<file path="flow/design.v">
module fa(
    input a,
    input b,
    input cin,
    output s,
    output cout
);
    assign s = a ^ b  ^ cin;
    assign cout = (a & b) ^ (cin & (a ^ b));
endmodule
module ha(
    input a,
    input b,
    output s,
    output cout
);
    assign s = a ^ b;
    assign cout = a & b;
endmodule
module basic_unit_ha_and(
    input in_x,
    input in_a,
    input in_b,
    output s,
    output cout
);
    wire in_y;
    assign in_y = in_a & in_b;
    assign s = in_x ^ in_y;
    assign cout = in_x & in_y;
endmodule
module basic_unit_fa_and(
    input in_x,
    input in_a,
    input in_b,
    input cin,
    output s,
    output cout
);
    wire in_y;
    assign in_y = in_a & in_b;
    assign s = in_x ^ in_y ^ cin;
    assign cout = (in_x & in_y) ^ (cin & (in_x ^ in_y));
endmodule
module adder_16bit(
    input   [15:0] a,
    input   [15:0] b,
    output  [15:0] out
);
    wire [15:0] s;
    wire [15:0] cout;
    ha i_ha_0 (.a(a[0]), .b(b[0]), .s(s[0]), .cout(cout[0]));
    generate 
        genvar i_adder;
        for(i_adder=1; i_adder<16; i_adder=i_adder+1) begin: adder_for_bits
            fa i_fa (.a(a[i_adder]), .b(b[i_adder]), .cin(cout[i_adder-1]), .s(s[i_adder]), .cout(cout[i_adder]));
        end
    endgenerate
    assign out[15:0] = s[15:0];
endmodule
module lut(
    input [3:0] index,
    output reg [15:0] ei_radian,
    output reg [15:0] tanei
);
    always@(*)
    begin
        case(index)
        4'b0000: begin
            ei_radian = 16'b0000000000000000;
            tanei = 16'h0000;
        end
        4'b0001: begin
            ei_radian = 16'b0110010010000111;
            tanei = 16'h8000;
        end
        4'b0010: begin
            ei_radian = 16'b0011101101011000;
            tanei = 16'h4000;
        end
        4'b0011: begin
            ei_radian = 16'b0001111101011011;
            tanei = 16'h2000;
        end
        4'b0100: begin
            ei_radian = 16'b0000111111101010;
            tanei = 16'h1000;
        end
        4'b0101: begin
            ei_radian = 16'b0000011111111101;
            tanei = 16'h0800;
        end
        4'b0110: begin
            ei_radian = 16'b0000001111111111;
            tanei = 16'h0400;
        end
        4'b0111: begin
            ei_radian = 16'b0000000111111111;
            tanei = 16'h0200;
        end
        4'b1000: begin
            ei_radian = 16'b0000000011111111;
            tanei = 16'h0100;
        end
        4'b1001: begin
            ei_radian = 16'b0000000001111111;
            tanei = 16'h0080;
        end
        4'b1010: begin
            ei_radian = 16'b0000000000111111;
            tanei = 16'h0040;
        end
        4'b1011: begin
            ei_radian = 16'b0000000000011111;
            tanei = 16'h0020;
        end
        4'b1100: begin
            ei_radian = 16'b0000000000001111;
            tanei = 16'h0010;
        end
        4'b1101: begin
            ei_radian = 16'b0000000000000111;
            tanei = 16'h0008;
        end
        4'b1110: begin
            ei_radian = 16'b0000000000000011;
            tanei = 16'h0004;
        end
        4'b1110: begin
            ei_radian = 16'b0000000000000001;
            tanei = 16'h0002;
        end
        default: begin
            ei_radian = 16'b0000000000000000;
            tanei = 16'h0000;
        end
        endcase
    end
endmodule
module add_or_sub_unit(
    input neg,
    input [15:0] ei_radian,
    input [15:0] inner_angle,
    output [15:0] new_inner_angle
);
    wire [15:0] signed_ei_radian;
    assign signed_ei_radian = neg ? {{~{ei_radian}+1}} : ei_radian;
    adder_16bit i_adder_16b_0 (.a(signed_ei_radian), .b(inner_angle), .out(new_inner_angle));
endmodule
module unsigned_unit_first_line(
    input [15:0] in_a,
    input  in_b,
    output [15:0] s
);
    generate
        genvar i_and;
        for(i_and=0;i_and<16;i_and=i_and+1) begin: unsigned_unit_second_line_generate
            assign s[i_and] = in_a[i_and] & in_b;
        end
    endgenerate
endmodule
module unsigned_unit_second_line(
    input [15:0] in_x,
    input [15:0] in_a,
    input  in_b,
    output [15:0] s,
    output [15:0] cout
);
    generate
        genvar i_buh;
        for(i_buh=0;i_buh<16;i_buh=i_buh+1) begin: unsigned_unit_second_line_generate
            basic_unit_ha_and   i_buha  (.in_x(in_x[i_buh]), .in_a(in_a[i_buh]), .in_b(in_b), .s(s[i_buh]), .cout(cout[i_buh]));
        end
    endgenerate
endmodule
module unsigned_unit_line(
    input [15:0] in_x,
    input [15:0] in_a,
    input  in_b,
    input [15:0] cin,
    output [15:0] s,
    output [15:0] cout
);
    generate
        genvar i_buf;
        for(i_buf=0;i_buf<16;i_buf=i_buf+1) begin: unsigned_unit_second_line_generate
            basic_unit_fa_and   i_bufa  (.in_x(in_x[i_buf]), .in_a(in_a[i_buf]), .in_b(in_b), .cin(cin[i_buf]), .s(s[i_buf]), .cout(cout[i_buf]));
        end
    endgenerate
endmodule
module multiply_and_add_unit(
    input [15:0] in,
    input [15:0] a,
    input [15:0] b,
    input neg,
    output [15:0] out
);
    wire [15:0] s_line [15:0];
    wire [15:0] cout_line [15:1];
    unsigned_unit_first_line    i_bul_0 (.in_a(a), .in_b(b[0]), .s(s_line[0]));
    unsigned_unit_second_line   i_bul_1 (.in_x({1'b0, s_line[0][15:1]}), .in_a(a), .in_b(b[1]), .s(s_line[1]), .cout(cout_line[1]));
    unsigned_unit_line          i_bul_2 (.in_x({1'b0, s_line[1][15:1]}), .in_a(a), .in_b(b[2]), .cin(cout_line[1]), .s(s_line[2]), .cout(cout_line[2]));
    generate
        genvar i_bul_mac;
        for(i_bul_mac=2;i_bul_mac<16;i_bul_mac=i_bul_mac+1) begin: unsigned_unit_line_generate
            unsigned_unit_line  i_bul_mac_unit (.in_x({1'b0, s_line[i_bul_mac-1][15:1]}), .in_a(a), .in_b(b[i_bul_mac]), .cin(cout_line[i_bul_mac-1]), .s(s_line[i_bul_mac]), .cout(cout_line[i_bul_mac]));
        end
    endgenerate
    wire [31:0] product_32b;
    generate
        genvar i_s;
        for(i_s=0;i_s<16;i_s=i_s+1) begin: unsigned_output_low_generate
            assign product_32b[i_s] = s_line[i_s][0];
        end
    endgenerate
    adder_16bit i_adder_16b_0 (.a({s_line[15][15:0]}), .b(cout_line[15]), .out(product_32b[31:16]));
    wire [15:0] pos_or_neg;
    assign pos_or_neg = neg ? {{~{product_32b[31:16]}+1}} : {product_32b[31:16]};
    adder_16bit i_adder_16b_1 (.a(in), .b(pos_or_neg), .out(out));
endmodule
module cordic (
    input clk,
    input rst_n,
    input start,
    input [15:0] angle,
    output reg [15:0] cos,
    output reg [15:0] sin
);
    reg [15:0] sampled_angle;
    reg [15:0] inner_angle;
    reg working;
    reg [3:0] state;
    wire [15:0] ei_radian;
    wire [15:0] tanei;
    wire [15:0] new_inner_angle;
    wire [15:0] new_sin;
    wire [15:0] new_cos;
    wire neg;
    always@(posedge clk or negedge rst_n) begin
        if (!rst_n == 1'b1) begin
            sampled_angle <= 16'b0;
        end
        else begin
            if (start == 1'b1) begin
                sampled_angle <= angle;
            end
            else begin
                sampled_angle <= sampled_angle;
            end
        end
    end
    always@(posedge clk or negedge rst_n) begin
        if (!rst_n == 1'b1) begin
            inner_angle <= 16'b0;
        end
        else begin
            if (start == 1'b1) begin
                inner_angle <= 16'b0;
            end
            else begin
                inner_angle <= new_inner_angle;
            end
        end
    end
    always@(posedge clk or negedge rst_n) begin
        if (!rst_n == 1'b1) begin
            working <= 1'b0;
        end
        else begin
            if (start == 1'b1) begin
                working <= 1'b1;
            end
            else begin
                if (state == 4'b1111) begin
                    working <= 1'b0;
                end
                else begin
                    working <= working;
                end
            end
        end
    end
    always@(posedge clk or negedge rst_n) begin
        if (!rst_n == 1'b1) begin
            state <= 4'b0;
        end
        else begin
            if (start == 1'b1) begin
                state <= 4'b0;
            end
            else begin
                if (working == 1'b0) begin
                    state <= 4'b0;
                end
                else begin
                    state <= state + 1;
                end
            end
        end
    end
    always@(posedge clk or negedge rst_n) begin
        if (!rst_n == 1'b1) begin
            sin <= 16'b0;
        end
        else begin
            if (start == 1'b1) begin
                sin <= 16'b0;
            end
            else begin
                if (working == 1'b0) begin
                    sin <= sin;
                end
                else begin
                    sin <= new_sin;
                end
            end
        end
    end
    always@(posedge clk or negedge rst_n) begin
        if (!rst_n == 1'b1) begin
            cos <= 16'b0;
        end
        else begin
            if (start == 1'b1) begin
                cos <= 16'b0100110110111010;
            end
            else begin
                if (working == 1'b0) begin
                    cos <= cos;
                end
                else begin
                    cos <= new_cos;
                end
            end
        end
    end
    lut i_lut_0 (.index(state), .ei_radian(ei_radian),  .tanei(tanei));
    assign neg = (inner_angle <= sampled_angle) ? 0 : 1;
    add_or_sub_unit i_aoru (.neg(neg), .ei_radian(ei_radian), .inner_angle(inner_angle), .new_inner_angle(new_inner_angle));
    multiply_and_add_unit i_mac_cos (.in(cos), .a(tanei), .b(sin), .neg(~neg), .out(new_cos));
    multiply_and_add_unit i_mac_sin (.in(sin), .a(tanei), .b(cos), .neg(neg), .out(new_sin));
endmodule
</file>
<file path="flow/run.sh">
#!/bin/bash
# the make line also repeats each setting of config.mk as NAME=value (left out here)
make -C /OpenROAD-flow-scripts/flow DESIGN_CONFIG=/design/flow/config.mk WORK_HOME=/design/flow/orfs CLKGATE_MAP_FILE= finish
</file>
<file path="flow/config.mk">
export PLATFORM = sky130hd
export DESIGN_NAME = cordic
export DESIGN_NICKNAME = cordic
export VERILOG_FILES = /design/flow/design.v
export SDC_FILE = /design/flow/constraint.sdc
export NUM_CORES = 4
export LEC_CHECK = 0
export CAP_MARGIN = 35
export CORE_MARGIN = 2
export CORE_UTILIZATION = 37
export GPL_ROUTABILITY_DRIVEN = 1
export GPL_TIMING_DRIVEN = 1
export MAX_ROUTING_LAYER = met5
export MIN_ROUTING_LAYER = met1
export PLACE_DENSITY_LB_ADDON = 0.29
export SETUP_SLACK_MARGIN = 5.0
export SLEW_MARGIN = 20
</file>
<file path="flow/constraint.sdc">
create_clock -name core_clock -period 20.4 [get_ports {clk}]
set_input_delay 4.0800 -clock core_clock [delete_from_list [all_inputs] [get_ports {clk}]]
set_output_delay 4.0800 -clock core_clock [all_outputs]
set_load 0.01 [all_outputs]
</file>
==> impl_metrics.toml, run 1 <==
# synthesis and place-and-route metrics
[worst_setup_path]
cp.required_ns = 20.65
cp-start-kind = "flip-flop"
crit_start = "state[1]"
crit_family = "adder cells"
critPathMaxFanout = 17
r2r-end = "sin[15]"
crit_type = "flip-flop to flip-flop"
crit_path_max_incr_delay_ns = 0.58
rrSetupSlack_ns = 5.47
cpMostUsedCell = "fa_1"
cp_slowest_cell = "fa_2"
path_depth = 47
reg2reg_from = "state[1]"
crit_end = "sin[15]"
crit_path_end_kind = "flip-flop"
r2r_cells = 47
path_buffers = 9
cp.arrival_ns = 15.18

[hold_path]
worstHoldStart = "sampled_angle[0]"
hold_path.class = "flip-flop to flip-flop"
min_to = "sampled_angle[0]"
hold_depth = 1

[cts]
clk_latency_ns = 0.36
htree_levels = 3
clockBufferDepth = 2
cts_buffers = 9
cts_sinks = 69
ctsHoldBuffers = 0
clockRootBuffer = "clkbuf_16"
cts_tree = "built"
clk_pin_slew_ns = 0.08

[final_timing]
hold_viol = 0
whs_ns = 0.532
slew_headroom_pct = 42.0
tightest_slew_ns = 0.870
fin_crit_sh_pct = 73.2
fin_skew_ns = 0.0141
finalSetupViolations = 0
min_period_ns = 14.93
rsz0062_at_grt = "no"
setup-tns-final_ns = 0
fmax_mhz = 67.0
maxSlewViolCount = 0
setup_slack_ns = 5.47

[synthesis]
ys.flops = 69
adder_share_pct = 52.4
ys_cells = 1772
seq_area_frac_synth_pct = 9.88
edf_count = 0
ys_top_logic_family = "adder cells"
synth.area.top_cells = "fa_1, dfrtp_1, and3_1"
synth.avg_cell_area_sq_um = 9.86
ys_sh_xor_pct = 2.51
ys_area_sq_um = 17500
syn-num-nets = 2278
top_area_share_pct = 46.7
ys.flop_type = "dfrtp_1"
yosys.area.top_type = "fa_1"
yosysMostFrequentCell = "fa_1"
synthArstFlopShare_pct = 100
ys_warn_count = 63
synth_cell_types = 57
aoi_share_pct = 3.72
syn_inst = 1772
netlist_top_cells_count = "fa_1, and3_1, inv_1, nand2_1, and2_1"
syn_area_sq_um = 17500
ys_sh_mux_pct = 1.62
ys_sh_simple_pct = 21.5

[power_and_ir_drop]
power_mw = 1.49
switchingPower_uw = 763
power_density_nw_per_um2 = 77.0
clockPowerShare_pct = 11.2
intPower_uw = 726
comb_power_share_pct = 67.8
pg_clk_uw = 167
seqPwrFrac_pct = 21.1
ir_drop_uv = 50.9
sw_frac_of_total_pct = 51.2
power-top-group = "combinational cells"
comb_power_mw = 1.01
seq-power_uw = 313
leakagePower_nw = 10.1

[floorplanning]
die_w_microns = 221
core_sq_um = 46600
die_h_microns = 221
chip_area_sq_um = 49000
rows = 79
ios = 51
initial_core_util_pct = 37.5

[place]
gp_congestion = 0.793
port_buffers = 50
dp_hpwl_microns = 30400
pre_cts_ws_ns = 4.16
dp.cells = 2292

[final_layout]
logic_area_sq_um = 14600
nets = 2239
seqCellArea_sq_um = 1730
finalNonFillerCells = 2345
fill_cells = 4511
synthToLayoutAreaGrowth_pct = 10.7

[drt]
routedWlPerCell_microns = 17.7
viasPerCell = 5.14
drt-initial-drc-count = 635
firstDrtPassIters = 5
postRouteAntennaNets = 0
num_vias = 12046
antenna-diode-count = 0
drcViolationCount = 0
wl_microns = 41600

[status]
outcome = "no timing/DRC/antenna violations"

[global_route]
grt_pass1_wl_microns = 69600
antenna_found_initial = 1
grt.overflow.total = 0
grt_pass1_vias = 13017
grt_max_degree = 83
grt_usage_pct = 17.6

[job]
warnings = 33
drv_cap = 0
[cell type report]
cell class	count	area share [%]
Inverter	202	3.96
Multi-Input combinational cell	1343	75.7
Clock inverter	7	0.356
Tap cell	607	3.93
Sequential cell	69	8.97
Clock buffer	9	1.16
Timing Repair Buffer	108	5.95
[timing repair]
item	4_1_cts	5_1_grt
pin swaps	18	76
endpoints found under the setup margin	3	2
endpoints found under the hold margin	0	0
resized	37	83
gates cloned	2	3
buffers inserted	10	22
[metal layers]
metal | track usage (%) | share of wire (%) | up-vias
met2 | 30.2 | 50 | 186
li1 | - | - | 5482
met5 | 0 | 0 | -
met3 | 1.74 | 3.0 | 32
met1 | 24.2 | 45 | 6346
met4 | 3.53 | 2.0 | 0
[stage by stage]
step	util [%]	area, sq um
floorplan	-	17500
global placement	39.1	18200
detailed placement	39.2	18200
CTS	40.4	18800
global route	41.5	19300
finish	41.5	19300
==> run 2, diff against run 1 <==
Settings changed: ABC_AREA set to 1, CAP_MARGIN 35 to 20, CORE_UTILIZATION 37 to 72, CTS_CLUSTER_DIAMETER set to 396, CTS_CLUSTER_SIZE set to 97, GPL_ROUTABILITY_DRIVEN 1 to unset, GPL_TIMING_DRIVEN 1 to unset, MAX_ROUTING_LAYER met5 to unset, MIN_ROUTING_LAYER met1 to unset, PLACE_DENSITY set to 0.38, PLACE_DENSITY_LB_ADDON 0.29 to unset, SETUP_SLACK_MARGIN 5.0 to unset, TNS_END_PERCENT set to 20.
Clock period 20.4 ns to 7.8 ns, I/O delays scaled along.
==> run 2 against run 1 <==
  * The layout now fails its checks (setup timing)
  * Die area fell by 51%
  * Worst hold slack improved by 0.0035 ns
  * Setup slack got worse by 12 ns
  * Critical path type unchanged
  * Largest cell class unchanged
==> impl_metrics.toml, run 2 <==
# synthesis and place-and-route metrics
[final_timing]
tightest_slew_ns = 1.08
rsz0062_at_grt = "yes"
slew_headroom_pct = 27.6
hold_viol = 0
fin_crit_sh_pct = 188
whs_ns = 0.536
fmax_mhz = 68.0
setup_slack_ns = -6.90
fin_skew_ns = 0.0209
min_period_ns = 14.70
maxSlewViolCount = 0
finalSetupViolations = 33

[synthesis]
ys_sh_xor_pct = 2.49
ys_cells = 1870
syn_inst = 1870
synth.area.top_cells = "fa_1, dfrtp_1, nor2_1"
yosys.area.top_type = "fa_1"
ys.flops = 69
yosysMostFrequentCell = "nor2_1"
top_area_share_pct = 49.5
synth.avg_cell_area_sq_um = 8.83
synthArstFlopShare_pct = 100
synth_cell_types = 35
aoi_share_pct = 3.04
seq_area_frac_synth_pct = 10.5
netlist_top_cells_count = "nor2_1, fa_1, inv_1, nand2_1, ha_1"
ys_sh_mux_pct = 0
ys.flop_type = "dfrtp_1"
syn_area_sq_um = 16500
edf_count = 0
ys_warn_count = 63
syn-num-nets = 2376
ys_area_sq_um = 16500
ys_top_logic_family = "adder cells"
adder_share_pct = 55.5
ys_sh_simple_pct = 17.9

[worst_setup_path]
crit_start = "state[0]"
cp_slowest_cell = "fa_2"
cpMostUsedCell = "fa_2"
cp-start-kind = "flip-flop"
cp.arrival_ns = 14.91
reg2reg_from = "state[0]"
path_buffers = 13
r2r-end = "sin[15]"
crit_type = "flip-flop to flip-flop"
r2r_cells = 52
cp.required_ns = 8.01
crit_path_end_kind = "flip-flop"
path_depth = 52
rrSetupSlack_ns = -6.90
crit_family = "adder cells"
crit_end = "sin[15]"
crit_path_max_incr_delay_ns = 0.59
critPathMaxFanout = 4

[power_and_ir_drop]
pg_clk_uw = 496
comb_power_mw = 3.79
seq-power_uw = 550
comb_power_share_pct = 78.4
ir_drop_uv = 278
sw_frac_of_total_pct = 50.7
intPower_mw = 2.38
clockPowerShare_pct = 10.3
leakagePower_nw = 10.1
seqPwrFrac_pct = 11.4
power_density_nw_per_um2 = 243
power-top-group = "combinational cells"
power_mw = 4.83
switchingPower_mw = 2.45

[final_layout]
synthToLayoutAreaGrowth_pct = 20.5
fill_cells = 1120
seqCellArea_sq_um = 1730
logic_area_sq_um = 13700
nets = 2589
final_util_pct = 88.2

[drt]
viasPerCell = 5.97
num_vias = 14174
postRouteAntennaNets = 0
antenna-diode-count = 0
wl_microns = 49500
firstDrtPassIters = 8
routedWlPerCell_microns = 20.9
drt-initial-drc-count = 1417
drcViolationCount = 0

[hold_path]
hold_path.class = "flip-flop to flip-flop"
worstHoldStart = "sampled_angle[1]"
hold_depth = 2
min_to = "sampled_angle[1]"

[job]
drv_cap = 0
warnings = 38

[floorplanning]
core_sq_um = 22600
initial_core_util_pct = 73.1
die_w_microns = 155
rows = 55
chip_area_sq_um = 24200
ios = 51
die_h_microns = 155

[cts]
ctsHoldBuffers = 0
clockRootBuffer = "clkbuf_16"
cts_buffers = 9
clk_latency_ns = 0.37
clockBufferDepth = 2
cts_tree = "built"
htree_levels = 3
clk_pin_slew_ns = 0.08
cts_sinks = 69

[global_route]
grt_pass1_vias = 15323
antenna_found_initial = 0
grt_pass1_wl_microns = 76900
grt.overflow.total = 0
grt_max_degree = 70
grt_usage_pct = 42.1

[place]
gp_congestion = 0.974
port_buffers = 50
dp_hpwl_microns = 36800

[status]
outcome = "complete, but fails checks"
so_faults = "setup timing"
==> run 2: metrics by stage <==
stage               setup slack (ns)  setup TNS (ns)  area, sq um  instances
floorplan                      -6.27         -112.25        17000       1870
global route                   -7.23         -134.37        19900       2373
global placement               -6.55         -120.55        19200       2346
CTS                            -6.61         -120.65        19700       2369
detailed placement             -6.79         -125.56        19200       2346
finish                         -6.90         -124.88        19900       2373
==> run 2: timing repair <==
item                                    4_1_cts  5_1_grt
gates resized                                52       39
setup buffers                                 7        4
pin swaps                                    17       12
endpoints found under the setup margin       35       34
gates cloned                                  0        0
==> run 2: layer usage <==
metal	vias up	part of all wire (%)	track usage, %
met1	7057	33	51.6
li1	5908	-	-
met2	897	49	70.3
met4	0	8.0	26.1
met3	312	10	7.16
met5	-	0	0
==> run 2: final cells by class <==
class	count	area share [%]
Multi-Input combinational cell	1368	68.8
Timing Repair Buffer	312	12.8
Clock inverter	7	0.516
Sequential cell	69	8.70
Clock buffer	9	1.13
Inverter	323	6.22
Tap cell	285	1.79
==> run 3, diff against run 2 <==
Settings changed: ABC_AREA 1 to unset, CELL_PAD_IN_SITES_DETAIL_PLACEMENT set to 1, CORE_ASPECT_RATIO set to 1.94, CORE_MARGIN 2 to 10, CORE_UTILIZATION 72 to 21, CTS_CLUSTER_DIAMETER 396 to unset, CTS_CLUSTER_SIZE 97 to unset, MIN_ROUTING_LAYER set to met1, PLACE_DENSITY 0.38 to 0.85, SETUP_SLACK_MARGIN set to 4.29, TNS_END_PERCENT 20 to 30.
Clock period 7.8 ns to 22.2 ns, I/O delays scaled along.
==> run 3 against run 2 <==
  * The run now finishes clean
  * Sequential share of layout area grew 0.37 points
  * Fmax shrank 15%
  * Sequential power shrank 45%
  * First-iteration DRC count shrank 18%
  * Wire length grew 24%
  * Cell count grew 16%
  * Flip-flop count is the same
  * Highest routed layer unchanged
  * Total power shrank 69%
  * Worst hold slack gained 0.011 ns
==> impl_metrics.toml, run 3 <==
# synthesis and place-and-route metrics
[worst_setup_path]
crit_type = "flip-flop to flip-flop"
crit_path_end_kind = "flip-flop"
path_depth = 48
cp.required_ns = 22.45
r2r-end = "sin[15]"
cpMostUsedCell = "fa_1"
crit_path_max_incr_delay_ns = 0.88
cp_slowest_cell = "dfrtp_1"
cp-start-kind = "flip-flop"
r2r_cells = 48
crit_end = "sin[15]"
rrSetupSlack_ns = 4.86
crit_family = "adder cells"
crit_start = "state[2]"
reg2reg_from = "state[2]"
critPathMaxFanout = 33
path_buffers = 9
cp.arrival_ns = 17.59

[cts]
cts_tree = "built"
ctsHoldBuffers = 0
cts_buffers = 9
cts_sinks = 69
clk_latency_ns = 0.37
clockBufferDepth = 2
clk_pin_slew_ns = 0.07
ctsResizeCount = 0
htree_levels = 3
cts_setup_buffers = 0
clockRootBuffer = "clkbuf_16"

[synthesis]
adder_share_pct = 52.4
ys_sh_simple_pct = 21.5
yosys.area.top_type = "fa_1"
synth_cell_types = 57
syn-num-nets = 2278
ys_top_logic_family = "adder cells"
seq_area_frac_synth_pct = 9.88
synth.avg_cell_area_sq_um = 9.86
ys_cells = 1772
ys.flop_type = "dfrtp_1"
ys_area_sq_um = 17500
edf_count = 0
ys_warn_count = 63
top_area_share_pct = 46.7
netlist_top_cells_count = "fa_1, and3_1, inv_1, nand2_1, and2_1"
synthArstFlopShare_pct = 100
synth.area.top_cells = "fa_1, dfrtp_1, and3_1"
yosysMostFrequentCell = "fa_1"
ys_sh_mux_pct = 1.62
ys_sh_xor_pct = 2.51
aoi_share_pct = 3.72
ys.flops = 69
syn_inst = 1772
syn_area_sq_um = 17500

[power_and_ir_drop]
power-top-group = "combinational cells"
power_mw = 1.50
intPower_uw = 670
ir_drop_uv = 44.9
leakagePower_nw = 10.0
seq-power_uw = 304
pg_clk_uw = 162
sw_frac_of_total_pct = 55.2
comb_power_share_pct = 68.9
switchingPower_uw = 827
seqPwrFrac_pct = 20.3
comb_power_mw = 1.03
clockPowerShare_pct = 10.8
power_density_nw_per_um2 = 78.5

[hold_path]
hold_path.class = "flip-flop to flip-flop"
min_to = "sampled_angle[1]"
worstHoldStart = "sampled_angle[1]"
hold_depth = 2

[global_route]
grt_max_degree = 93
grt_pass1_vias = 16272
grt_pass1_wl_microns = 96200
grt.overflow.total = 0
grt_usage_pct = 13.1
antenna_found_initial = 0

[drt]
routedWlPerCell_microns = 22.4
firstDrtPassIters = 7
drcViolationCount = 0
antenna-diode-count = 0
viasPerCell = 4.90
num_vias = 13446
postRouteAntennaNets = 0
drt-initial-drc-count = 1157
wl_microns = 61600

[job]
warnings = 33
drv_cap = 0

[floorplanning]
ios = 51
die_h_microns = 422
core_sq_um = 82800
initial_core_util_pct = 21.1
die_w_microns = 227
chip_area_sq_um = 95800
rows = 147

[final_timing]
fmax_mhz = 57.7
rsz0062_at_grt = "no"
min_period_ns = 17.34
hold_viol = 0
tightest_slew_ns = 1.13
setup-tns-final_ns = 0
slew_headroom_pct = 24.8
maxSlewViolCount = 0
finalSetupViolations = 0
fin_crit_sh_pct = 78.1
fin_skew_ns = 0.0204

[status]
outcome = "no timing/DRC/antenna violations"

[place]
port_buffers = 50
dp_hpwl_microns = 46400
gp_congestion = 0.890

[final_layout]
synthToLayoutAreaGrowth_pct = 8.99
nets = 2200
fill_cells = 9518
-- run 3: final cells by class --
cell class | instances | area [sq um] | area share, %
Multi-Input combinational cell | 1342 | 14300 | 75.1
Timing Repair Buffer | 70 | 643 | 3.38
Tap cell | 1043 | 1310 | 6.85
Inverter | 202 | 758 | 3.98
Sequential cell | 69 | 1730 | 9.07
Clock buffer | 11 | 243 | 1.27
Clock inverter | 5 | 67.6 | 0.355
-- run 3: routing by layer --
layer | vias to the layer above | GRT usage (%) | part of all wire, %
met4 | 0 | 9.99 | 9.1
met1 | 7073 | 12.7 | 31
li1 | 5392 | - | -
met3 | 310 | 3.53 | 7.4
met2 | 671 | 23.2 | 52
met5 | - | 0 | 0
-- run 3: metrics by stage --
stage / instances / hold WS [ns] / utilization (%) / worst slack (ns) / cell area (sq um)
3_3_place_gp: 2726 / 0.518 / 22.6 / 6.10 / 18700
6_report: 2742 / 0.546 / 23.0 / 4.86 / 19100
5_1_grt: 2742 / 0.565 / 23.0 / 4.43 / 19100
3_5_place_dp: 2726 / 0.538 / 22.6 / 5.17 / 18700
4_1_cts: 2742 / 0.554 / 23.0 / 5.04 / 19100
2_1_floorplan: 1772 / 0.487 / - / 6.79 / 17500
==> run 4, diff against run 3 <==
Settings changed: ABC_AREA set to 1, CAP_MARGIN 20 to 15, CELL_PAD_IN_SITES_DETAIL_PLACEMENT 1 to 0, CORE_ASPECT_RATIO 1.94 to 0.66, CORE_MARGIN 10 to 2, CORE_UTILIZATION 21 to 72, CTS_CLUSTER_DIAMETER set to 197, CTS_CLUSTER_SIZE set to 41, GPL_ROUTABILITY_DRIVEN set to 1, HOLD_SLACK_MARGIN set to -0.08, MAX_ROUTING_LAYER set to met4, PLACE_DENSITY 0.85 to unset, SETUP_SLACK_MARGIN 4.29 to unset, TNS_END_PERCENT 30 to 5.
Clock period 22.2 ns to 7.24 ns, I/O delays scaled along.
==> run 4 against run 3 <==
  * The layout now fails its checks (setup timing)
  * Wire length down 8.1%
  * Critical path type unchanged
  * First-iteration DRC count rose by 75%
  * Worst hold slack got worse by 0.0029 ns
  * Sequential power up 97%
  * Register-to-register slack lost 13 ns
  * Core utilization up 68 points
  * Fmax rose by 16%
  * Largest cell class unchanged
  * Non-clock buffer count rose by 274
  * Setup slack worse by 13 ns
  * Count of clock-buffer cells in the layout decreased by 2
==> impl_metrics.toml, run 4 <==
# synthesis and place-and-route metrics
[synthesis]
aoi_share_pct = 3.04
ys_cells = 1870
synthArstFlopShare_pct = 100
synth.area.top_cells = "fa_1, dfrtp_1, nor2_1"
seq_area_frac_synth_pct = 10.5
ys.flop_type = "dfrtp_1"
synth_cell_types = 35
syn_area_sq_um = 16500
top_area_share_pct = 49.5
yosys.area.top_type = "fa_1"
ys_area_sq_um = 16500
ys.flops = 69
syn_inst = 1870
ys_top_logic_family = "adder cells"
ys_sh_xor_pct = 2.49
adder_share_pct = 55.5
edf_count = 0
ys_warn_count = 63
yosysMostFrequentCell = "nor2_1"
synth.avg_cell_area_sq_um = 8.83
ys_sh_simple_pct = 17.9
netlist_top_cells_count = "nor2_1, fa_1, inv_1, nand2_1, ha_1"
syn-num-nets = 2376
ys_sh_mux_pct = 0

[worst_setup_path]
cp-start-kind = "flip-flop"
r2r-end = "sin[15]"
cp.arrival_ns = 15.19
crit_path_end_kind = "flip-flop"
reg2reg_from = "state[0]"
cp.required_ns = 7.44
rrSetupSlack_ns = -7.75
r2r_cells = 52
path_depth = 52
path_buffers = 13
crit_start = "state[0]"
critPathMaxFanout = 4
crit_path_max_incr_delay_ns = 0.60
crit_end = "sin[15]"
cp_slowest_cell = "fa_2"
crit_family = "adder cells"
crit_type = "flip-flop to flip-flop"
cpMostUsedCell = "fa_2"

[cts]
clockRootBuffer = "clkbuf_16"
clockBufferDepth = 2
cts_buffers = 9
clk_latency_ns = 0.37
cts_tree = "built"
cts_sinks = 69
htree_levels = 3
clk_pin_slew_ns = 0.07

[place]
gp_congestion = 0.982
dp_hpwl_microns = 40800
pre_cts_ws_ns = -7.38
port_buffers = 50

[final_timing]
hold_viol = 0
rsz0062_at_grt = "yes"
setup_slack_ns = -7.75
fin_crit_sh_pct = 207
whs_ns = 0.543
min_period_ns = 14.99
fmax_mhz = 66.7
tightest_slew_ns = 1.07
finalSetupViolations = 35
fin_skew_ns = 0.0125
slew_headroom_pct = 28.6
setup-tns-final_ns = -151.33
maxSlewViolCount = 0

[drt]
antenna-diode-count = 0
viasPerCell = 6.23
drcViolationCount = 0
routedWlPerCell_microns = 23.4
drt-initial-drc-count = 2022
num_vias = 15063
wl_microns = 56600
postRouteAntennaNets = 0
firstDrtPassIters = 6

[job]
warnings = 38
drv_cap = 0

[global_route]
grt_pass1_wl_microns = 87000
grt_max_degree = 70
grt.overflow.total = 0
grt_usage_pct = 49.7
grt_pass1_vias = 16412
antenna_found_initial = 0

[power_and_ir_drop]
comb_power_share_pct = 79.2
seqPwrFrac_pct = 10.9
seq-power_uw = 598
power_mw = 5.47
sw_frac_of_total_pct = 51.8
power_density_nw_per_um2 = 271
ir_drop_uv = 206
power-top-group = "combinational cells"
clockPowerShare_pct = 9.9
switchingPower_mw = 2.83
comb_power_mw = 4.33
intPower_mw = 2.64
pg_clk_uw = 541
leakagePower_nw = 10.3

[hold_path]
min_to = "sampled_angle[8]"
hold_path.class = "flip-flop to flip-flop"
hold_depth = 2
worstHoldStart = "sampled_angle[8]"

[status]
outcome = "complete, but fails checks"
so_faults = "setup timing"

[final_layout]
synthToLayoutAreaGrowth_pct = 22.3
nets = 2621

[floorplanning]
initial_core_util_pct = 74.2
core_sq_um = 22200
ios = 51
chip_area_sq_um = 24200
rows = 44
die_w_microns = 190
die_h_microns = 127
-- run 4: cell type report --
type	count	area, sq um
fill	929	2050
multi-input combinational	1368	13700
inverter	323	1240
clock buffer	9	225
tap	299	374
clock inverter	7	105
timing repair buffer	344	2830
sequential	69	1730
-- run 4: what timing repair did --
action | CTS | global route
resized | 69 | 41
pin swaps | 67 | 53
hold buffers | 0 | 0
setup buffers | 13 | 4
setup endpoints to repair | 36 | 35
-- run 4: through the flow --
stage          cell area (sq um)  instances  util (%)
6_report                   20200       2419      90.8
5_1_grt                    20200       2419      90.8
4_1_cts                    20000       2415      90.1
3_5_place_dp               19400       2386      87.3
3_3_place_gp               19400       2386      87.3
2_1_floorplan              17000       1870         -
-- run 4: metal layers --
metal,vias to the layer above,global-route usage [%],share of wire (%)
li1,5965,-,-
met1,7270,61.8,33
met2,1351,72.9,45
met3,477,15.5,14
met4,0,29.0,7.6
met5,-,-,0
==> run 5, diff against run 4 <==
Settings changed: ABC_AREA 1 to unset, CAP_MARGIN 15 to 20, CELL_PAD_IN_SITES_DETAIL_PLACEMENT 0 to 2, CELL_PAD_IN_SITES_GLOBAL_PLACEMENT set to 3, CORE_ASPECT_RATIO 0.66 to unset, CORE_UTILIZATION 72 to 55, CTS_CLUSTER_DIAMETER 197 to 346, GPL_ROUTABILITY_DRIVEN 1 to 0, GPL_TIMING_DRIVEN set to 0, HOLD_SLACK_MARGIN -0.08 to 0.17, MIN_ROUTING_LAYER met1 to unset, SETUP_SLACK_MARGIN set to 2.19, TNS_END_PERCENT 5 to unset.
Clock period 7.24 ns to 17.1 ns, I/O delays scaled along.
==> run 5 against run 4 <==
  * Synthesized cell count decreased by 5.2%
  * The run now fails in global placement without I/O (3_1_place_gp_skip_io)
  * Die area up 37%
  * Area after synthesis grew 5.9%
==> impl_metrics.toml, run 5 <==
# generated from flow reports
[synthesis]
edf_count = 0
syn_area_sq_um = 17500
synth.avg_cell_area_sq_um = 9.86
syn_inst = 1772
ys_cells = 1772
ys_warn_count = 63
synth.area.top_cells = "fa_1, dfrtp_1, and3_1"
ys_sh_xor_pct = 2.51
syn-num-nets = 2278
ys.flops = 69
top_area_share_pct = 46.7
seq_area_frac_synth_pct = 9.88
yosysMostFrequentCell = "fa_1"
aoi_share_pct = 3.72
ys_area_sq_um = 17500
ys_top_logic_family = "adder cells"
yosys.area.top_type = "fa_1"
synth_cell_types = 57
adder_share_pct = 52.4
synthArstFlopShare_pct = 100
ys_sh_simple_pct = 21.5
ys.flop_type = "dfrtp_1"
netlist_top_cells_count = "fa_1, and3_1, inv_1, nand2_1, and2_1"
ys_sh_mux_pct = 1.62

[status]
outcome = "aborted with a tool error"
stop_stage = "global placement without I/O (3_1_place_gp_skip_io)"
first-error = "[ERROR GPL-0301] Utilization 105.206 % exceeds 100%."

[floorplanning]
core_sq_um = 31400
die_h_microns = 182
chip_area_sq_um = 33200
rows = 65
initial_core_util_pct = 55.7
die_w_microns = 182
==> run 6, diff against run 5 <==
Settings changed: CELL_PAD_IN_SITES_DETAIL_PLACEMENT 2 to unset, CELL_PAD_IN_SITES_GLOBAL_PLACEMENT 3 to unset, CORE_UTILIZATION 55 to 64, CTS_CLUSTER_DIAMETER 346 to 181, CTS_CLUSTER_SIZE 41 to 100, GPL_ROUTABILITY_DRIVEN 0 to unset, GPL_TIMING_DRIVEN 0 to unset, HOLD_SLACK_MARGIN 0.17 to unset, MAX_ROUTING_LAYER met4 to unset, SETUP_SLACK_MARGIN 2.19 to unset.
Clock period 17.1 ns to 10.9 ns, I/O delays scaled along.
==> run 6 against run 5 <==
  * Area after synthesis is the same
  * Die area shrank 14%
  * Now fails the layout checks on setup timing
  * Synthesized cell count is the same
==> impl_metrics.toml, run 6 <==
# synthesis and place-and-route metrics
[synthesis]
syn_inst = 1772
synth.avg_cell_area_sq_um = 9.86
yosysMostFrequentCell = "fa_1"
netlist_top_cells_count = "fa_1, and3_1, inv_1, nand2_1, and2_1"
ys.flop_type = "dfrtp_1"
aoi_share_pct = 3.72
ys_top_logic_family = "adder cells"
syn_area_sq_um = 17500
synth_cell_types = 57
ys_sh_xor_pct = 2.51
syn-num-nets = 2278
yosys.area.top_type = "fa_1"
ys_area_sq_um = 17500
ys_sh_simple_pct = 21.5
synth.area.top_cells = "fa_1, dfrtp_1, and3_1"
edf_count = 0
adder_share_pct = 52.4
top_area_share_pct = 46.7
synthArstFlopShare_pct = 100
seq_area_frac_synth_pct = 9.88
ys_cells = 1772
ys_sh_mux_pct = 1.62
ys_warn_count = 63
ys.flops = 69

[power_and_ir_drop]
comb_power_mw = 2.43
leakagePower_nw = 10.7
ir_drop_uv = 189
power_density_nw_per_um2 = 157
power_mw = 3.26
intPower_mw = 1.69
comb_power_share_pct = 74.7
switchingPower_mw = 1.57
clockPowerShare_pct = 10.5
sw_frac_of_total_pct = 48.1
seqPwrFrac_pct = 14.8
power-top-group = "combinational cells"
pg_clk_uw = 342
seq-power_uw = 481

[cts]
clk_latency_ns = 0.36
cts_buffers = 9
clk_pin_slew_ns = 0.07
clockBufferDepth = 2
clockRootBuffer = "clkbuf_16"
ctsHoldBuffers = 0
cts_tree = "built"
htree_levels = 3
cts_sinks = 69

[hold_path]
worstHoldStart = "sampled_angle[5]"
min_to = "sampled_angle[5]"
hold_depth = 2
hold_path.class = "flip-flop to flip-flop"

[place]
place_area_sq_um = 19800
dp_hpwl_microns = 34100
port_buffers = 50
gp_congestion = 0.890
pre_cts_ws_ns = -3.76
dp.cells = 2184

[worst_setup_path]
critPathMaxFanout = 5
cp.required_ns = 11.18
crit_path_end_kind = "flip-flop"
crit_path_max_incr_delay_ns = 0.58
r2r_cells = 49
r2r-end = "cos[15]"
path_buffers = 11
path_depth = 49
cp-start-kind = "flip-flop"
cpMostUsedCell = "fa_2"
crit_family = "adder cells"
reg2reg_from = "state[1]"
crit_type = "flip-flop to flip-flop"
crit_start = "state[1]"
crit_end = "cos[15]"
cp_slowest_cell = "fa_2"
cp.arrival_ns = 14.70
rrSetupSlack_ns = -3.52

[final_timing]
maxSlewViolCount = 0
whs_ns = 0.527
fin_skew_ns = 0.00605
slew_headroom_pct = 33.8
finalSetupViolations = 20
rsz0062_at_grt = "yes"
fmax_mhz = 69.3
hold_viol = 0
fin_crit_sh_pct = 132
min_period_ns = 14.42
setup_slack_ns = -3.52
tightest_slew_ns = 0.993
setup-tns-final_ns = -33.13

[floorplanning]
die_h_microns = 169
initial_core_util_pct = 65.0
ios = 51
rows = 60
core_sq_um = 26900
chip_area_sq_um = 28700
die_w_microns = 169

[global_route]
grt_usage_pct = 32.8
grt_pass1_vias = 14016
grt.overflow.total = 0
grt_max_degree = 83
antenna_found_initial = 0
grt_pass1_wl_microns = 72900

[drt]
antenna-diode-count = 0
num_vias = 13002
postRouteAntennaNets = 0
viasPerCell = 5.84
wl_microns = 43400
firstDrtPassIters = 5
drt-initial-drc-count = 790
drcViolationCount = 0
routedWlPerCell_microns = 19.5

[status]
so_faults = "setup timing"
outcome = "complete, but fails checks"

[final_layout]
final_util_pct = 77.3
design_area_sq_um = 20800
synthToLayoutAreaGrowth_pct = 18.9
nets = 2386
finalNonFillerCells = 2226

[job]
drv_cap = 0
warnings = 38
[run 6: final cells by class]
| type | instances | area, sq um |
|---|---|---|
| multi-input combinational | 1342 | 15200 |
| sequential | 69 | 1730 |
| clock inverter | 7 | 103 |
| fill | 1860 | 6090 |
| tap | 341 | 427 |
| clock buffer | 9 | 225 |
| timing repair buffer | 256 | 2300 |
| inverter | 202 | 768 |
[run 6: repair_timing]
item / 4_1_cts / 5_1_grt
cloned: 2 / 0
pin swaps: 30 / 26
buffers inserted: 21 / 4
gates resized: 72 / 36
setup endpoints to repair: 20 / 21
[run 6: metal layers]
layer	share of wire, %	global-route usage [%]	routed length, microns	vias to the layer above
met2	50	56.1	21700	323
met1	42	44.9	18400	6844
li1	-	-	-	5765
met5	0	0	0	-
met4	3.1	9.77	1330	0
met3	4.4	3.52	1910	70
==> run 7, diff against run 6 <==
Settings changed: ABC_AREA set to 0, CORE_ASPECT_RATIO set to 0.5, CORE_UTILIZATION 64 to 40, CTS_CLUSTER_DIAMETER 181 to 158, CTS_CLUSTER_SIZE 100 to 99, SETUP_SLACK_MARGIN set to -0.18, TNS_END_PERCENT set to 100.
Clock period 10.9 ns to 16.0 ns, I/O delays scaled along.
==> run 7 against run 6 <==
  * The run now finishes clean
  * Clock skew increased by 0.0038 ns
  * Critical path depth decreased by 3
  * Register-to-register slack improved by 4.0 ns
  * Die area increased by 59%
  * Synthesized cell count unchanged
  * Cell count increased by 3.7%
  * Count of clock-buffer cells in the layout unchanged
  * Global-route usage decreased by 14 points
  * Area after synthesis unchanged
  * Sequential share of layout area increased by 0.97 points
  * Flip-flop count unchanged
  * Highest routed layer unchanged
==> impl_metrics.toml, run 7 <==
# synthesis and place-and-route metrics
[worst_setup_path]
crit_family = "adder cells"
crit_type = "flip-flop to flip-flop"
crit_end = "cos[15]"
critPathMaxFanout = 15
r2r-end = "cos[15]"
path_depth = 46
crit_start = "state[0]"
path_buffers = 7
rrSetupSlack_ns = 0.52
cp_slowest_cell = "fa_1"
r2r_cells = 46
cp.arrival_ns = 15.77
crit_path_end_kind = "flip-flop"
cp-start-kind = "flip-flop"
cpMostUsedCell = "fa_1"
reg2reg_from = "state[0]"
cp.required_ns = 16.29
crit_path_max_incr_delay_ns = 0.56

[cts]
cts_buffers = 9
cts_tree = "built"
cts_setup_buffers = 0
cts_sinks = 69
clockBufferDepth = 2
ctsResizeCount = 0
clk_latency_ns = 0.37
clockRootBuffer = "clkbuf_16"
clk_pin_slew_ns = 0.06
ctsHoldBuffers = 0
htree_levels = 3

[synthesis]
ys_cells = 1772
syn-num-nets = 2278
yosys.area.top_type = "fa_1"
edf_count = 0
ys_sh_simple_pct = 21.5
seq_area_frac_synth_pct = 9.88
aoi_share_pct = 3.72
adder_share_pct = 52.4
yosysMostFrequentCell = "fa_1"
top_area_share_pct = 46.7
ys_warn_count = 63
ys_sh_mux_pct = 1.62
syn_inst = 1772
ys_area_sq_um = 17500
ys.flop_type = "dfrtp_1"
ys_sh_xor_pct = 2.51
synth_cell_types = 57
ys_top_logic_family = "adder cells"
netlist_top_cells_count = "fa_1, and3_1, inv_1, nand2_1, and2_1"
synth.avg_cell_area_sq_um = 9.86
syn_area_sq_um = 17500
synth.area.top_cells = "fa_1, dfrtp_1, and3_1"
synthArstFlopShare_pct = 100
ys.flops = 69

[power_and_ir_drop]
ir_drop_uv = 71.8
power_mw = 1.82
intPower_uw = 884
pg_clk_uw = 200
switchingPower_uw = 939
comb_power_mw = 1.22
seqPwrFrac_pct = 22.1
comb_power_share_pct = 66.9
clockPowerShare_pct = 11.0
sw_frac_of_total_pct = 51.5
seq-power_uw = 403
power_density_nw_per_um2 = 97.9
leakagePower_nw = 10.1
power-top-group = "combinational cells"

[drt]
viasPerCell = 5.21
postRouteAntennaNets = 0
drcViolationCount = 0
antenna-diode-count = 0
firstDrtPassIters = 6
wl_microns = 40600
routedWlPerCell_microns = 17.6
num_vias = 12017
drt-initial-drc-count = 540

[hold_path]
worstHoldStart = "sampled_angle[0]"
hold_depth = 1
hold_path.class = "flip-flop to flip-flop"
min_to = "sampled_angle[0]"

[place]
gp_congestion = 0.826
dp_hpwl_microns = 32100
pre_cts_ws_ns = 0.466
port_buffers = 50

[final_timing]
slew_headroom_pct = 39.8
fmax_mhz = 64.6
hold_viol = 0
finalSetupViolations = 0
min_period_ns = 15.48
maxSlewViolCount = 0
setup_slack_ns = 0.521
fin_skew_ns = 0.00985
tightest_slew_ns = 0.903
fin_crit_sh_pct = 96.7

[final_layout]
nets = 2221
synthToLayoutAreaGrowth_pct = 6.55

[global_route]
use_met1_pct = 26.5
grt_usage_pct = 18.9
grt_busiest_layer = "met2"
grt_pass1_vias = 12619
grt_pass1_wl_microns = 67900
grt.overflow.total = 0
use_met3_pct = 2.77
antenna_found_initial = 0
grt_util_met2_pct = 31.1
grt_max_degree = 83

[floorplanning]
die_w_microns = 300
rows = 54
die_h_microns = 152
ios = 51
core_sq_um = 43400
chip_area_sq_um = 45500
initial_core_util_pct = 40.3

[job]
drv_cap = 0
warnings = 33

[status]
outcome = "no timing/DRC/antenna violations"
## run 7: area by class of cell
type | instances | area [sq um]
clock inverters | 7 | 56.3
well taps | 588 | 736
flip-flops and latches | 69 | 1730
multi-input cells | 1342 | 14300
inverters | 202 | 758
clock buffers | 9 | 225
fillers | 4247 | 24800
repair buffers | 91 | 813
## run 7: through the flow
step	TNS (ns)	std cells	hold slack [ns]	cell area (sq um)	utilization, %
after floorplan	0	1772	0.487	17500	-
after global placement	0	2292	0.506	18300	42.3
after detailed placement	0	2292	0.515	18300	42.3
after CTS	0	2308	0.530	18600	42.9
after global routing	-0.194	2308	0.551	18600	42.9
final	0	2308	0.524	18600	42.9
## run 7: per-layer routing
layer / vias up / part of all wire [%]
met2: 191 / 47
met1: 6354 / 47
met5: - / 0
met4: 0 / 1.6
met3: 34 / 4.3
li1: 5438 / -
==> run 8, diff against run 7 <==
Settings changed: ABC_AREA 0 to unset, CORE_ASPECT_RATIO 0.5 to 0.61, CORE_UTILIZATION 40 to 72, CTS_CLUSTER_DIAMETER 158 to unset, CTS_CLUSTER_SIZE 99 to 89, SETUP_SLACK_MARGIN -0.18 to 2.6, TNS_END_PERCENT 100 to unset.
Clock period 16.0 ns to 15.5 ns, I/O delays scaled along.
==> run 8 against run 7 <==
  * Core utilization grew 39 points
  * Sequential share of layout area shrank 0.39 points
  * Worst hold slack gained 0.021 ns
  * Sequential power grew 2%
  * Clock skew shrank 0.0030 ns
  * First-iteration DRC count grew 140%
  * Critical path type unchanged
  * Largest cell class unchanged
  * Largest power group unchanged
==> impl_metrics.toml, run 8 <==
# synthesis and place-and-route metrics
[drt]
postRouteAntennaNets = 0
drt-initial-drc-count = 1273
routedWlPerCell_microns = 21.5
num_vias = 13052
wl_microns = 44600
firstDrtPassIters = 8
viasPerCell = 6.29
drcViolationCount = 0

[final_timing]
setup_slack_ns = 0.708
min_period_ns = 14.79
maxSlewViolCount = 0
rsz0062_at_grt = "yes"
finalSetupViolations = 0
setup-tns-final_ns = 0
hold_viol = 0
fmax_mhz = 67.6
tightest_slew_ns = 1.16
fin_crit_sh_pct = 95.4
slew_headroom_pct = 22.5
fin_skew_ns = 0.00687

[worst_setup_path]
cp.arrival_ns = 15.03
critPathMaxFanout = 5
cp-start-kind = "flip-flop"
r2r_cells = 47
crit_type = "flip-flop to flip-flop"
crit_path_end_kind = "flip-flop"
cpMostUsedCell = "fa_2"
reg2reg_from = "state[0]"
cp.required_ns = 15.74
path_buffers = 7
crit_family = "adder cells"
crit_path_max_incr_delay_ns = 0.59
crit_end = "sin[15]"
r2r-end = "sin[15]"
path_depth = 47
crit_start = "state[0]"
rrSetupSlack_ns = 0.71
cp_slowest_cell = "fa_2"

[final_layout]
synthToLayoutAreaGrowth_pct = 11.5
final_util_pct = 81.8
nets = 2252
finalNonFillerCells = 2074

[synthesis]
ys_top_logic_family = "adder cells"
syn_inst = 1772
ys_warn_count = 63
synthArstFlopShare_pct = 100
ys_area_sq_um = 17500
syn_area_sq_um = 17500
ys.flop_type = "dfrtp_1"
netlist_top_cells_count = "fa_1, and3_1, inv_1, nand2_1, and2_1"
ys_sh_simple_pct = 21.5
top_area_share_pct = 46.7
seq_area_frac_synth_pct = 9.88
ys_sh_mux_pct = 1.62
aoi_share_pct = 3.72
synth.area.top_cells = "fa_1, dfrtp_1, and3_1"
edf_count = 0
ys_sh_xor_pct = 2.51
adder_share_pct = 52.4
yosys.area.top_type = "fa_1"
yosysMostFrequentCell = "fa_1"
synth_cell_types = 57
ys_cells = 1772
ys.flops = 69
synth.avg_cell_area_sq_um = 9.86
syn-num-nets = 2278

[cts]
htree_levels = 3
clk_pin_slew_ns = 0.07
ctsHoldBuffers = 0
clockRootBuffer = "clkbuf_16"
cts_tree = "built"
clockBufferDepth = 2
clk_latency_ns = 0.36
cts_buffers = 9
cts_sinks = 69

[global_route]
grt_util_met2_pct = 55.7
use_met1_pct = 55.8
grt_pass1_vias = 13740
grt_busiest_layer = "met1"
antenna_found_initial = 0
grt_pass1_wl_microns = 72800
grt_usage_pct = 36.9
use_met3_pct = 8.15
grt.overflow.total = 0
grt_max_degree = 83

[power_and_ir_drop]
comb_power_mw = 1.51
power-top-group = "combinational cells"
power_density_nw_per_um2 = 110
comb_power_share_pct = 70.2
pg_clk_uw = 230
seq-power_uw = 412
sw_frac_of_total_pct = 51.3
intPower_mw = 1.05
switchingPower_mw = 1.10
seqPwrFrac_pct = 19.1
clockPowerShare_pct = 10.7
ir_drop_uv = 188
leakagePower_nw = 10.1

[job]
warnings = 39
drv_cap = 0

[hold_path]
hold_depth = 2
min_to = "sampled_angle[5]"
hold_path.class = "flip-flop to flip-flop"
worstHoldStart = "sampled_angle[5]"

[floorplanning]
rows = 44
die_w_microns = 204
core_sq_um = 23800
die_h_microns = 126
chip_area_sq_um = 25600
initial_core_util_pct = 73.3
ios = 51

[place]
dp.cells = 2017
dp_hpwl_microns = 32000
port_buffers = 50
gp_congestion = 0.951
pre_cts_ws_ns = 0.239

[status]
outcome = "no timing/DRC/antenna violations"
[run 8: cell type report]
type | instances | area (sq um)
diodes | 1 | 2.50
repair buffers | 121 | 1210
clock buffers | 9 | 225
well taps | 322 | 403
multi-input cells | 1343 | 15100
flip-flops and latches | 69 | 1730
clock inverters | 7 | 88.8
inverters | 202 | 769
fillers | 1420 | 4340
[run 8: stage by stage]
| step | cell area, sq um | hold WS, ns | power [mW] |
|---|---|---|---|
| after floorplan | 18100 | 0.487 | 1.38 |
| after global placement | 18400 | 0.506 | 1.68 |
| after detailed placement | 18400 | 0.518 | 1.75 |
| after CTS | 19200 | 0.534 | 2.04 |
| after global routing | 19500 | 0.584 | 2.34 |
| final | 19500 | 0.544 | 2.15 |
[run 8: metal layers]
metal  part of all wire, %  wire [microns]
met1                    41           18500
met2                    44           19700
met3                    12            5240
met4                   2.7            1190
met5                     0               0
[run 8: what timing repair did]
action / CTS / global route
pin swaps: 11 / 22
gates resized: 28 / 45
setup endpoints to repair: 12 / 12
buffers inserted: 26 / 10
cloned: 3 / 1
==> run 9, diff against run 8 <==
Settings changed: CORE_ASPECT_RATIO 0.61 to 1.94, CORE_MARGIN 2 to 8, CORE_UTILIZATION 72 to 38, CTS_CLUSTER_SIZE 89 to unset, GPL_TIMING_DRIVEN set to 1, MIN_ROUTING_LAYER set to met1, PLACE_DENSITY_LB_ADDON set to 0.11, SETUP_SLACK_MARGIN 2.6 to unset.
Clock period 15.5 ns to 21.2 ns, I/O delays scaled along.
==> run 9 against run 8 <==
  * Still clean on timing, DRC and antenna
  * First-iteration DRC count shrank 57%
  * Sequential share of layout area up 0.39 points
  * Count of clock-buffer cells in the layout increased by 3
  * Fmax fell by 10%
  * Register-to-register slack better by 4.1 ns
  * Synthesized cell count is the same
  * Non-clock buffer count shrank 40
==> impl_metrics.toml, run 9 <==
# synthesis and place-and-route metrics
[synthesis]
netlist_top_cells_count = "fa_1, and3_1, inv_1, nand2_1, and2_1"
aoi_share_pct = 3.72
yosys.area.top_type = "fa_1"
adder_share_pct = 52.4
ys_top_logic_family = "adder cells"
syn_area_sq_um = 17500
ys_warn_count = 63
syn_inst = 1772
synth.area.top_cells = "fa_1, dfrtp_1, and3_1"
ys_cells = 1772
top_area_share_pct = 46.7
synth_cell_types = 57
ys_sh_simple_pct = 21.5
synth.avg_cell_area_sq_um = 9.86
ys.flop_type = "dfrtp_1"
synthArstFlopShare_pct = 100
edf_count = 0
ys_area_sq_um = 17500
yosysMostFrequentCell = "fa_1"
ys.flops = 69
ys_sh_xor_pct = 2.51
ys_sh_mux_pct = 1.62
seq_area_frac_synth_pct = 9.88
syn-num-nets = 2278

[power_and_ir_drop]
seq-power_uw = 291
power_mw = 1.42
intPower_uw = 687
power_density_nw_per_um2 = 76.3
leakagePower_nw = 10.1
ir_drop_uv = 57.7
seqPwrFrac_pct = 20.5
comb_power_uw = 965
comb_power_share_pct = 68.0
switchingPower_uw = 733
power-top-group = "combinational cells"
pg_clk_uw = 164
clockPowerShare_pct = 11.5
sw_frac_of_total_pct = 51.6

[floorplanning]
core_sq_um = 45600
ios = 51
initial_core_util_pct = 38.4
rows = 109
die_w_microns = 170
die_h_microns = 315
chip_area_sq_um = 53500

[cts]
cts_sinks = 69
cts_buffers = 9
htree_levels = 3
cts_setup_buffers = 0
clockRootBuffer = "clkbuf_16"
cts_tree = "built"
clk_latency_ns = 0.37
clockBufferDepth = 2
ctsHoldBuffers = 0
ctsResizeCount = 0
clk_pin_slew_ns = 0.07

[worst_setup_path]
cpMostUsedCell = "fa_1"
critPathMaxFanout = 33
cp-start-kind = "flip-flop"
cp.required_ns = 21.45
crit_end = "sin[15]"
cp.arrival_ns = 16.70
cp_slowest_cell = "nor4_1"
path_buffers = 8
crit_family = "adder cells"
crit_path_end_kind = "flip-flop"
crit_type = "flip-flop to flip-flop"
r2r-end = "sin[15]"
crit_path_max_incr_delay_ns = 0.63
path_depth = 48
rrSetupSlack_ns = 4.76
r2r_cells = 48
reg2reg_from = "state[1]"
crit_start = "state[1]"

[final_layout]
synthToLayoutAreaGrowth_pct = 6.49
fill_cells = 4680
final_util_pct = 40.9
finalNonFillerCells = 2319
nets = 2211

[global_route]
use_met1_pct = 19.8
grt_max_degree = 83
grt_util_met2_pct = 39.7
use_met3_pct = 1.72
grt_usage_pct = 19.7
grt_pass1_wl_microns = 80700
antenna_found_initial = 0
grt_pass1_vias = 14314
grt_busiest_layer = "met2"
grt.overflow.total = 0

[job]
drv_cap = 0
warnings = 33

[place]
gp_congestion = 0.909
port_buffers = 50
dp_hpwl_microns = 37200
dp.cells = 2303

[drt]
postRouteAntennaNets = 0
num_vias = 12242
wl_microns = 48800
antenna-diode-count = 0
drcViolationCount = 0
drt-initial-drc-count = 547
firstDrtPassIters = 4
routedWlPerCell_microns = 21.0
viasPerCell = 5.28

[hold_path]
hold_depth = 1
hold_path.class = "flip-flop to flip-flop"
worstHoldStart = "sampled_angle[0]"
min_to = "sampled_angle[0]"

[final_timing]
slew_headroom_pct = 41.8
fin_skew_ns = 0.0129
fin_crit_sh_pct = 77.6
rsz0062_at_grt = "no"
min_period_ns = 16.44
setup-tns-final_ns = 0
maxSlewViolCount = 0
hold_viol = 0
fmax_mhz = 60.8
tightest_slew_ns = 0.873
finalSetupViolations = 0
whs_ns = 0.527

[status]
outcome = "no timing/DRC/antenna violations"
-- run 9: stage by stage --
stage	setup slack, ns	area (sq um)
finish	4.76	18600
global route	3.96	18600
CTS	4.71	18600
detailed placement	4.71	18300
global placement	4.86	18300
floorplan	5.79	17500
-- run 9: area by class of cell --
class / instances / area, sq um / area share, %
multi-input combinational: 1342 / 14300 / 76.9
sequential: 69 / 1730 / 9.28
tap: 610 / 763 / 4.10
inverter: 202 / 758 / 4.07
timing repair buffer: 81 / 746 / 4.01
clock buffer: 12 / 256 / 1.38
clock inverter: 3 / 45.0 / 0.242
-- run 9: metal layers --
metal | vias to the layer above | wire [microns]
met5 | - | 0
met4 | 0 | 2150
met3 | 80 | 1160
met1 | 6578 | 16700
li1 | 5414 | -
met2 | 170 | 28800
==> run 10, diff against run 9 <==
Settings changed: CAP_MARGIN 20 to 5, CELL_PAD_IN_SITES_DETAIL_PLACEMENT set to 1, CORE_ASPECT_RATIO 1.94 to 0.82, CORE_MARGIN 8 to 9, CORE_UTILIZATION 38 to 22, CTS_CLUSTER_DIAMETER set to 197, CTS_CLUSTER_SIZE set to 18, GPL_ROUTABILITY_DRIVEN set to 1, GPL_TIMING_DRIVEN 1 to 0, MAX_ROUTING_LAYER set to met4, MIN_ROUTING_LAYER met1 to met2, PLACE_DENSITY_LB_ADDON 0.11 to 0.25, SETUP_SLACK_MARGIN set to 1.16, SLEW_MARGIN 20 to 25.
Clock period 21.2 ns to 15.8 ns, I/O delays scaled along.
==> run 10 against run 9 <==
  * Final area grew 14%
  * First-iteration DRC count grew to 4.3 times the previous value
  * Area after synthesis unchanged
  * Register-to-register slack worse by 4.0 ns
  * Largest power group unchanged
  * Combinational power rose by 84%
  * Count of clock-buffer cells in the layout decreased by 3
  * Critical path depth is 3 lower
  * Critical path type unchanged
==> impl_metrics.toml, run 10 <==
# synthesis and place-and-route metrics
[status]
outcome = "no timing/DRC/antenna violations"

[final_timing]
slew_headroom_pct = 21.2
finalSetupViolations = 0
maxSlewViolCount = 0
rsz0062_at_grt = "yes"
tightest_slew_ns = 1.18
min_period_ns = 15.05
fin_crit_sh_pct = 95.3
fmax_mhz = 66.4
hold_viol = 0
fin_skew_ns = 0.0270

[floorplanning]
initial_core_util_pct = 22.2
rows = 93
die_h_microns = 273
core_sq_um = 78700
ios = 51
chip_area_sq_um = 90000
die_w_microns = 329

[synthesis]
ys_sh_xor_pct = 2.51
syn_inst = 1772
ys.flops = 69
aoi_share_pct = 3.72
syn-num-nets = 2278
adder_share_pct = 52.4
ys_area_sq_um = 17500
seq_area_frac_synth_pct = 9.88
ys_top_logic_family = "adder cells"
synth.area.top_cells = "fa_1, dfrtp_1, and3_1"
edf_count = 0
yosysMostFrequentCell = "fa_1"
synth.avg_cell_area_sq_um = 9.86
synth_cell_types = 57
yosys.area.top_type = "fa_1"
ys.flop_type = "dfrtp_1"
synthArstFlopShare_pct = 100
netlist_top_cells_count = "fa_1, and3_1, inv_1, nand2_1, and2_1"
ys_sh_simple_pct = 21.5
syn_area_sq_um = 17500
ys_sh_mux_pct = 1.62
top_area_share_pct = 46.7
ys_warn_count = 63
ys_cells = 1772

[cts]
cts_sinks = 69
cts_tree = "built"
htree_levels = 3
clockBufferDepth = 2
clk_latency_ns = 0.39
clk_pin_slew_ns = 0.08
cts_buffers = 9
clockRootBuffer = "clkbuf_16"

[drt]
drcViolationCount = 0
wl_microns = 70000
firstDrtPassIters = 6
viasPerCell = 6.24
drt-initial-drc-count = 2344
num_vias = 18480
routedWlPerCell_microns = 23.6
postRouteAntennaNets = 0

[worst_setup_path]
crit_family = "adder cells"
cp_slowest_cell = "fa_1"
path_depth = 45
path_buffers = 7
crit_end = "sin[15]"
r2r_cells = 45
crit_path_end_kind = "flip-flop"
cp.arrival_ns = 15.32
critPathMaxFanout = 5
crit_path_max_incr_delay_ns = 0.60
crit_type = "flip-flop to flip-flop"
cp.required_ns = 16.07
rrSetupSlack_ns = 0.75
cpMostUsedCell = "fa_2"
r2r-end = "sin[15]"
crit_start = "state[1]"
cp-start-kind = "flip-flop"
reg2reg_from = "state[1]"

[place]
gp_congestion = 0.903
place_area_sq_um = 19500
dp_hpwl_microns = 53400
port_buffers = 49
dp.cells = 2867

[hold_path]
hold_path.class = "flip-flop to flip-flop"
worstHoldStart = "state[0]"
hold_depth = 1
min_to = "state[0]"

[power_and_ir_drop]
leakagePower_nw = 10.6
power_density_nw_per_um2 = 112
clockPowerShare_pct = 9.4
comb_power_mw = 1.78
seq-power_uw = 381
power_mw = 2.39
sw_frac_of_total_pct = 54.1
comb_power_share_pct = 74.7
power-top-group = "combinational cells"
pg_clk_uw = 223
ir_drop_uv = 52.6
switchingPower_mw = 1.29
intPower_mw = 1.10
seqPwrFrac_pct = 16.0

[final_layout]
fill_cells = 9000
synthToLayoutAreaGrowth_pct = 21.8
finalNonFillerCells = 2962
nets = 2391
design_area_sq_um = 21300
final_util_pct = 27.1

[global_route]
grt.overflow.total = 0
antenna_found_initial = 5
grt_pass1_vias = 22384
grt_usage_pct = 24.7
grt_max_degree = 39
grt_pass1_wl_microns = 104000

[job]
drv_cap = 0
warnings = 36
run 10: layer usage:
| layer | track usage (%) | vias to the layer above | wire (microns) |
|---|---|---|---|
| li1 | - | 5776 | - |
| met1 | - | 6691 | 0 |
| met2 | 26.7 | 5645 | 34000 |
| met3 | 35.5 | 368 | 31800 |
| met4 | 3.30 | 0 | 4200 |
| met5 | - | - | 0 |
run 10: what timing repair did:
item	CTS	global route
gates resized	186	142
pin swaps	99	129
hold buffers	0	0
setup buffers	34	18
setup endpoints to repair	8	7
run 10: stage by stage:
stage	TNS [ns]	hold WS (ns)	worst slack, ns
after CTS	0	0.504	0.742
after detailed placement	-1.08	0.532	-0.616
final	0	0.523	0.748
after global placement	-0.921	0.522	-0.613
after global routing	0	0.552	0.415
after floorplan	0	0.487	1.16
run 10: area by class of cell:
class	count	area [sq um]	area share [%]
sequential	69	1730	8.13
antenna	27	67.6	0.317
clock inverter	7	62.6	0.294
clock buffer	9	225	1.06
multi-input combinational	1342	15100	70.7
buffer	159	1140	5.37
timing repair buffer	102	931	4.37
tap	1045	1310	6.14
inverter	202	769	3.61
Power is estimated from default activity; no workload was simulated.
